== job 3143 ==
==> flow/design.v (excerpt) <==
module ALU_STAGE (
  input clock_in,
  input [31:0] a_in,
  input [31:0] b_in,
  input [3:0] uop_in,
  output [31:0] result_out
);
For scale: roughly 100 flip-flops, ~100 I/O pins.
export LEC_CHECK = 0
export ABC_AREA = 1
export CAP_MARGIN = 20
export CORE_ASPECT_RATIO = 0.5
export CORE_MARGIN = 2
export CORE_UTILIZATION = 72
export CTS_CLUSTER_DIAMETER = 353
export CTS_CLUSTER_SIZE = 100
export PLACE_DENSITY = 0.38
export SLEW_MARGIN = 20
create_clock -name core_clock -period 1.46 [get_ports {clock_in}]
run.sh (not shown) runs the stock make flow with config.mk's settings and CLKGATE_MAP_FILE=.
Job 3143 got as far as detailed placement (3_5_place_dp), where a tool error ended the run.
Inputs modified between job 3143 and job 3432:
- clearing ABC_AREA, which used to be 1
- swapping 72 for 65 in CORE_UTILIZATION
- clearing CORE_ASPECT_RATIO, which used to be 0.5
- clearing PLACE_DENSITY, which used to be 0.38
- swapping 100 for 72 in CTS_CLUSTER_SIZE
- swapping 353 for 28 in CTS_CLUSTER_DIAMETER
- swapping 1.46 for 3.1 in the clock period (ns, I/O delays scaled along)
Findings:
Layout checks on job 3432: not met. Flow itself completed; violations: negative setup slack. Summary — average instance area after synthesis, job 3432 relative to job 3143: higher, by about 40%. Diff job 3143 -> job 3432: share of synthesized area occupied by flip-flops and latches went up by 2.7 points; area of the die went down by 1000 um^2; core area went down by about 5%.

---

The RTL this note starts from:
==> flow/design.v <==
module ALU_STAGE (
  input clock_in,
  input [31:0] a_in,
  input [31:0] b_in,
  input [3:0] uop_in,
  output [31:0] result_out
);
reg [31:0] a_q;
reg [31:0] b_q;
reg [3:0] uop_q;
reg [31:0] result_q;
wire [31:0] alu_result;
ALU #(.DATA_WIDTH(32)) alu0 (
  .a_data_in(a_q),
  .b_data_in(b_q),
  .uop_in(uop_q),
  .result_out(alu_result)
);
always @(posedge clock_in) begin
  a_q <= a_in;
  b_q <= b_in;
  uop_q <= uop_in;
  result_q <= alu_result;
end
assign result_out = result_q;
endmodule

module ALU
  #(parameter DATA_WIDTH = 32)(
    input [DATA_WIDTH-1:0]  a_data_in,  
    input [DATA_WIDTH-1:0]  b_data_in,  
    input [3:0]             uop_in,
    output reg [DATA_WIDTH-1:0] result_out
);
always@(*) begin
  case(uop_in)
    4'b0000: result_out = a_data_in + b_data_in;
    4'b0001: result_out = a_data_in - b_data_in;
    4'b0010: result_out = a_data_in|b_data_in;
    4'b0011: result_out = a_data_in&b_data_in;
    4'b0100: result_out = a_data_in^b_data_in;
    4'b1000: result_out = a_data_in;
    4'b1001: result_out = b_data_in;
    4'b1010: result_out = ($signed(a_data_in)<$signed(b_data_in))?32'd1:32'd0;
    4'b1011: result_out = (a_data_in<b_data_in)?32'd1:32'd0;
    4'b1101: result_out = $signed(a_data_in) >>> b_data_in[4:0];
    4'b1110: result_out = a_data_in >> b_data_in[4:0];
    4'b1111: result_out = a_data_in << b_data_in[4:0];
    default: result_out = 32'h00000000;
  endcase
end
endmodule
==> flow/config.mk <==
export PLATFORM = sky130hd
export DESIGN_NAME = ALU_STAGE
export DESIGN_NICKNAME = ALU_STAGE
export VERILOG_FILES = /design/flow/design.v
export SDC_FILE = /design/flow/constraint.sdc
export NUM_CORES = 4
export LEC_CHECK = 0
export ABC_AREA = 0
export CAP_MARGIN = 35
export CELL_PAD_IN_SITES_DETAIL_PLACEMENT = 2
export CORE_ASPECT_RATIO = 1.36
export CORE_MARGIN = 10
export CORE_UTILIZATION = 44
export CTS_CLUSTER_SIZE = 86
export GPL_ROUTABILITY_DRIVEN = 0
export MIN_ROUTING_LAYER = met2
export PLACE_DENSITY_LB_ADDON = 0.15
export SETUP_SLACK_MARGIN = 0.14
export SLEW_MARGIN = 30
export TNS_END_PERCENT = 45
==> flow/constraint.sdc <==
create_clock -name core_clock -period 2.14 [get_ports {clock_in}]
set_input_delay 0.4280 -clock core_clock [delete_from_list [all_inputs] [get_ports {clock_in}]]
set_output_delay 0.4280 -clock core_clock [all_outputs]
set_load 0.01 [all_outputs]
The starting point stopped in 3_5_place_dp.
Change:
==> flow/config.mk (replaced) <==
export PLATFORM = sky130hd
export DESIGN_NAME = ALU_STAGE
export DESIGN_NICKNAME = ALU_STAGE
export VERILOG_FILES = /design/flow/design.v
export SDC_FILE = /design/flow/constraint.sdc
export NUM_CORES = 4
export LEC_CHECK = 0
export ABC_AREA = 1
export CAP_MARGIN = 35
export CORE_MARGIN = 2
export CORE_UTILIZATION = 56
export HOLD_SLACK_MARGIN = 0.29
export MIN_ROUTING_LAYER = met1
export SETUP_SLACK_MARGIN = 0.12
export SLEW_MARGIN = 20
export TNS_END_PERCENT = 45
Effect: With this change the flow finished with negative setup slack left. Synthesized cell count climbs by 65%. Die size drops by 24%. Area after synthesis climbs by 17%.
Change:
==> flow/config.mk (replaced) <==
export PLATFORM = sky130hd
export DESIGN_NAME = ALU_STAGE
export DESIGN_NICKNAME = ALU_STAGE
export VERILOG_FILES = /design/flow/design.v
export SDC_FILE = /design/flow/constraint.sdc
export NUM_CORES = 4
export LEC_CHECK = 0
export CAP_MARGIN = 20
export CORE_MARGIN = 2
export CORE_UTILIZATION = 9
export SLEW_MARGIN = 20
==> flow/constraint.sdc (replaced) <==
create_clock -name core_clock -period 4.67 [get_ports {clock_in}]
set_input_delay 0.9340 -clock core_clock [delete_from_list [all_inputs] [get_ports {clock_in}]]
set_output_delay 0.9340 -clock core_clock [all_outputs]
set_load 0.01 [all_outputs]
Effect: Now the flow completed with no timing, DRC or antenna violations. Final cell count grows by about 5%. Setup slack is better by 0.83 ns. Worst hold slack improved by 0.13 ns. Via count came out lower by 35%. Clock-buffer cell count falls by 1. First-iteration DRC count shrinks by 38%. Core utilization fell by 66 points. Final area falls by 20%. Flip-flop count does not change. Synthesized cell count is lower by 39%.
Change:
--- a/flow/config.mk
+++ b/flow/config.mk
@@ -7,0 +8 @@
+export ABC_AREA = 1
@@ -10 +11,3 @@
-export CORE_UTILIZATION = 9
+export CORE_UTILIZATION = 72
+export CTS_CLUSTER_DIAMETER = 353
+export CTS_CLUSTER_SIZE = 100
==> flow/constraint.sdc (replaced) <==
create_clock -name core_clock -period 1.46 [get_ports {clock_in}]
set_input_delay 0.2920 -clock core_clock [delete_from_list [all_inputs] [get_ports {clock_in}]]
set_output_delay 0.2920 -clock core_clock [all_outputs]
set_load 0.01 [all_outputs]
Now the flow died in 3_5_place_dp, error DPL-0033.
Die area goes down by well over a third.
Synthesized area goes up by about a fifth.
Synthesized cell count goes up by well over a third.
Change:
--- a/flow/config.mk
+++ b/flow/config.mk
@@ -8 +7,0 @@
-export ABC_AREA = 1
@@ -11,3 +10 @@
-export CORE_UTILIZATION = 72
-export CTS_CLUSTER_DIAMETER = 353
-export CTS_CLUSTER_SIZE = 100
+export CORE_UTILIZATION = 68
==> flow/constraint.sdc (replaced) <==
create_clock -name core_clock -period 3.7 [get_ports {clock_in}]
set_input_delay 0.7400 -clock core_clock [delete_from_list [all_inputs] [get_ports {clock_in}]]
set_output_delay 0.7400 -clock core_clock [all_outputs]
set_load 0.01 [all_outputs]
Outcome:
- The new run finished with timing, DRC and antenna clean
- synthesized area is lower by 15%
- die area is lower by 9.3%
- synthesized cell count is lower by 39%

---

the previous run:
Starts from the design.v that is shown in full above.
Settings: LEC_CHECK=0, CAP_MARGIN=20, CORE_MARGIN=2, CORE_UTILIZATION=70, CTS_CLUSTER_DIAMETER=27, CTS_CLUSTER_SIZE=37, HOLD_SLACK_MARGIN=0.29, SETUP_SLACK_MARGIN=0.87, SLEW_MARGIN=20; clock period 3.12 ns.
Status: the previous run FAILED at global routing (tool error)
## Diff of input files: the current run against the previous run
- CORE_UTILIZATION: 70 -> 72
- CTS_CLUSTER_DIAMETER: 27 -> 374
- CTS_CLUSTER_SIZE: 37 -> 100
- PLACE_DENSITY_LB_ADDON: unset -> 0.0
- SETUP_SLACK_MARGIN: 0.87 -> unset
- HOLD_SLACK_MARGIN: 0.29 -> unset
- ABC_AREA: unset -> 1
- the clock period (ns, I/O delays scaled along): 3.12 -> 2.68
[summary]
Between the current run and the previous run, it is the current run whose net count of the mapped netlist is higher, by about 60%.
Nothing crashed in the current run and all stages finished; the problem is that the final layout failed, the offending checks being setup timing.
The log for the previous run ends in global routing with error GRT-0116, so the run never completed.
The current run ended with more count of placed standard cells including taps than the previous run.
Higher adder-cell share of the synthesized area among the previous run and the current run: the previous run
Diff the previous run -> the current run | die extent in x | up by a few percent
The current run vs the previous run — chip area from the yosys synthesis statistics rose about 17%.
Total placed instance area (the current run over the previous run): increase, 980 sq um
[compare] base=the previous run new=the current run: die area picked up an extra about 13%, sequential cell area fraction in the yosys report now smaller.
AND-OR/OR-AND share of the synthesized area for the current run: 20 points down relative to the previous run
The fraction of synthesized cell area in xor and xnor cells was comparable across the previous run and the current run.

---

Setup of run A:
RTL: the design.v shown in full above, as it stands there.
make LEC_CHECK=0 CAP_MARGIN=20 CELL_PAD_IN_SITES_GLOBAL_PLACEMENT=2 CORE_MARGIN=2 CORE_UTILIZATION=40 CTS_CLUSTER_DIAMETER=365 CTS_CLUSTER_SIZE=100 PLACE_DENSITY_LB_ADDON=0.1 SETUP_SLACK_MARGIN=0.76 SLEW_MARGIN=20 TNS_END_PERCENT=5 finish   # period 4.0 ns
Run A | stages: all done | timing, DRC, antenna: all pass
Modified inputs, run B compared to run A
- SETUP_SLACK_MARGIN removed (was 0.76)
- TNS_END_PERCENT removed (was 5)
- PLACE_DENSITY newly set to 0.39
- ABC_AREA newly set to 1
- PLACE_DENSITY_LB_ADDON removed (was 0.1)
- CORE_UTILIZATION changed from 40 to 45
- CORE_MARGIN changed from 2 to 10
- CTS_CLUSTER_SIZE changed from 100 to 98
Run B did not make it past global placement (3_3_place_gp), where a tool error ended it. Changes observed in run B relative to run A: synthesized cell count went up, fraction of the yosys area taken by sequential cells has decreased, post-synthesis cell area went up, yosys stat chip area increased 17%, die size higher. Re x dimension of the die: run A and run B aren't equal, and the higher value belongs to run B.
Relative to run B, the following input files were edited for run C:
- removing ABC_AREA (formerly 1)
- changing CORE_MARGIN from 10 to 2
- changing CORE_UTILIZATION from 45 to 69
- changing CTS_CLUSTER_DIAMETER from 365 to 27
- changing CTS_CLUSTER_SIZE from 98 to 37
- setting HOLD_SLACK_MARGIN to 0.29 for the first time
- removing PLACE_DENSITY (formerly 0.39)
- removing CELL_PAD_IN_SITES_GLOBAL_PLACEMENT (formerly 2)
- changing the clock period (ns, I/O delays scaled along) from 4.0 to 3.12
--- outcome ---
Nothing crashed in run C and all stages finished; the problem is that the final layout failed, the offending checks being negative setup slack. For run B, the flow was terminated by a tool error in global placement (3_3_place_gp) and produced no final design. | area of the chip | run C vs run B | about 50% lower |. Run B → run C: multiplexer share of the synthesized area went up 14 points, number of rows in the core area went down 16. In run C relative to run B, area reported by Yosys stat had gone down by more than 10%.
> inputs changed (run C -> run D)
- changing CORE_UTILIZATION from 69 to 40
- removing CTS_CLUSTER_SIZE (formerly 37)
- removing HOLD_SLACK_MARGIN (formerly 0.29)
- removing CTS_CLUSTER_DIAMETER (formerly 27)
- changing the clock period (ns, I/O delays scaled along) from 3.12 to 3.7
Results
Taking run C as the reference, in run D routed length on met2 higher; post-CTS resize count lower.
Setup slack of the critical path after layout on run D is ahead of run C.
Looking at number of post-CTS setup repair buffers, run D sits 2 below run C.
Number of antenna violations at the first check in global routing ended up 1 higher on run D than on run C.
Fmax: run D below run C
In the metrics for run D and run C, the one carrying the lower die boundary height is run C.
Comparing run D and run C, the higher global routing usage summed across all routing layers was measured on run C.
Compared to run C, run D has count of clock buffers in the final design 1 higher.
Run D completed; timing, DRC and antenna clean
